==> inputs of 06-15 <==
==> flow/design.v <==
module alu #(parameter DATA_WIDTH = 32, OP = 3)
(
    input wire start,
    input wire clk,
    input wire reset_n,
    input wire [DATA_WIDTH - 1 : 0] A,
    input wire [DATA_WIDTH - 1 : 0] B,
    input wire [OP - 1 : 0] op,
    output reg [DATA_WIDTH - 1 : 0] result,
    output reg done
);
  localparam AND = 3'b000;   
  localparam OR  = 3'b001;   
  localparam ADD = 3'b010;   
  localparam NOP = 3'b011;   
  localparam SUB = 3'b100;   
  localparam MUL = 3'b101;   
  localparam SLT = 3'b110;   
  reg done_reg;
  reg [DATA_WIDTH - 1 : 0] result_reg;
  always @(posedge clk or negedge reset_n) begin
    if (!reset_n) begin
      result_reg <= 32'h00000000;
    end
    else begin
      if(start) begin
        case (op)
          AND: result_reg <=  A & B;
          OR : result_reg <=  A | B;
          ADD: result_reg <=  A + B;
          SUB: result_reg <=  A - B;
          MUL: result_reg <=  A * B;
          SLT: result_reg <= (A < B) ? 32'b1 : 32'b0;
          default: result_reg <= 32'h00000000;
        endcase
      end
    end
  end
  always @(posedge clk or negedge reset_n) begin
    if(!reset_n) begin
      done_reg <= 1'b0;
    end
    else begin
      if(start && (op != NOP)) begin
        done_reg <= 1'b1;
      end
      else begin
        done_reg <= 1'b0;
      end
    end
  end
  always @(posedge clk or negedge reset_n) begin
    if (!reset_n) begin
      done <= 1'b0;
    end
    else begin
      done <= done_reg;
    end
  end
  always @(posedge clk or negedge reset_n) begin
    if (!reset_n) begin
      result <= 32'h00000000;
    end
    else begin
      result <= result_reg;
    end
  end
endmodule
==> flow/run.sh <==
#!/bin/bash
# the make line also repeats each setting of config.mk as NAME=value (left out here)
make -C /OpenROAD-flow-scripts/flow DESIGN_CONFIG=/design/flow/config.mk WORK_HOME=/design/flow/orfs CLKGATE_MAP_FILE= finish
==> flow/config.mk <==
export PLATFORM = sky130hd
export DESIGN_NAME = alu
export DESIGN_NICKNAME = alu
export VERILOG_FILES = /design/flow/design.v
export SDC_FILE = /design/flow/constraint.sdc
export NUM_CORES = 4
export LEC_CHECK = 0
export CAP_MARGIN = 20
export CELL_PAD_IN_SITES_DETAIL_PLACEMENT = 2
export CORE_MARGIN = 2
export CORE_UTILIZATION = 40
export GPL_ROUTABILITY_DRIVEN = 0
export SETUP_SLACK_MARGIN = -0.04
export SLEW_MARGIN = 20
==> flow/constraint.sdc <==
create_clock -name core_clock -period 9.5 [get_ports {clk}]
set_input_delay 1.9000 -clock core_clock [delete_from_list [all_inputs] [get_ports {clk}]]
set_output_delay 1.9000 -clock core_clock [all_outputs]
set_load 0.01 [all_outputs]
==> 11-17 (differences from 06-15) <==
Settings changed: CELL_PAD_IN_SITES_DETAIL_PLACEMENT 2 to not set, CORE_UTILIZATION 40 to 64, CTS_CLUSTER_SIZE set to 35, GPL_ROUTABILITY_DRIVEN 0 to not set, SETUP_SLACK_MARGIN -0.04 to not set, TNS_END_PERCENT set to 5.
==> flow/constraint.sdc (replaced) <==
create_clock -name core_clock -period 7.78 [get_ports {clk}]
set_input_delay 1.5560 -clock core_clock [delete_from_list [all_inputs] [get_ports {clk}]]
set_output_delay 1.5560 -clock core_clock [all_outputs]
set_load 0.01 [all_outputs]
==> 04-26 (differences from 06-15) <==
Settings changed: CELL_PAD_IN_SITES_DETAIL_PLACEMENT 2 to not set, CORE_UTILIZATION 40 to 66, GPL_ROUTABILITY_DRIVEN 0 to not set, SETUP_SLACK_MARGIN -0.04 to not set.
==> flow/constraint.sdc (replaced) <==
create_clock -name core_clock -period 7.78 [get_ports {clk}]
set_input_delay 1.5560 -clock core_clock [delete_from_list [all_inputs] [get_ports {clk}]]
set_output_delay 1.5560 -clock core_clock [all_outputs]
set_load 0.01 [all_outputs]
==> 12-06 (differences from 06-15) <==
Settings changed: ABC_AREA set to 1, CELL_PAD_IN_SITES_GLOBAL_PLACEMENT set to 3, CORE_MARGIN 2 to 4, CTS_CLUSTER_SIZE set to 42, MIN_ROUTING_LAYER set to met2, SLEW_MARGIN 20 to 40, TNS_END_PERCENT set to 55.
==> flow_summary.toml <==
# synthesis and place-and-route metrics
[outcome]
status = "no timing/DRC/antenna violations"

[yosys]
syn_area_mm2 = 0.02403
mux_share = 0
compound_area_frac = 0.08452
ys_seq_frac = 0.06874
top_area_frac = 0.3416
yosys-top-cells-count = "inv_1 (953), nand2_1 (919), fa_1 (410), ha_1 (219), nand3_1 (137)"
yosysUniqueCellTypes = 51
synth_area_per_cell_um2 = 7.039

[placed_design]
dp_cells = 4261
placed_area_mm2 = 0.02652
hpwl_um = 95460
place_ws_ns = -0.1965

[global_routing]
grt_overflow = 0

[floorplan]
die_w_um = 253.1
core_mm2 = 0.05924
Source of the figures above: 12-06

==> flow_summary.toml <==
# yosys + openroad results
[outcome]
stop_stage = "5_1_grt"
error_line = "[ERROR GRT-0116] Global routing finished with congestion. Check the congestion regions in the DRC Viewer."
status = "stopped before the end"

[yosys]
yosys-top-cells-count = "inv_1 (457), fa_1 (410), nor2_1 (384), nand2_1 (289), ha_1 (219)"
ys_seq_frac = 0.07512
top_area_frac = 0.3733
compound_area_frac = 0.1252
mux_share = 0.006089

[floorplan]
die_w_um = 238.4
core_mm2 = 0.05413

[placed_design]
placed_area_mm2 = 0.02470
place_ws_ns = -0.6951
dp_cells = 3461

[global_routing]
grt_overflow = 7
Source of the figures above: 06-15

==> flow_summary.toml <==
# yosys + openroad results
[yosys]
top_area_frac = 0.3733
yosysUniqueCellTypes = 80
syn_area_mm2 = 0.02199

[placed_design]
place_ws_ns = -1.229

[outcome]
stop_stage = "5_1_grt"
status = "stopped before the end"
error_line = "[ERROR GRT-0116] Global routing finished with congestion. Check the congestion regions in the DRC Viewer."

[floorplan]
core_mm2 = 0.03270
Source of the figures above: 04-26

==> flow_summary.toml <==
# synthesis and place-and-route metrics
[timing]
setup_ws_ns = -0.6414
finalSetupViolations = 17

[yosys]
synth_area_per_cell_um2 = 8.388
ys_seq_frac = 0.07512
syn_area_mm2 = 0.02199
compound_area_frac = 0.1252
top_area_frac = 0.3733
yosys-top-cells-count = "inv_1 (457), fa_1 (410), nor2_1 (384), nand2_1 (289), ha_1 (219)"

[placed_design]
place_ws_ns = -1.213
placed_area_mm2 = 0.02581
hpwl_um = 71670

[outcome]
status = "failed layout checks"
so_faults = "negative setup slack"

[floorplan]
die_w_um = 189.3

[global_routing]
grt_overflow = 0
Source of the figures above: 11-17

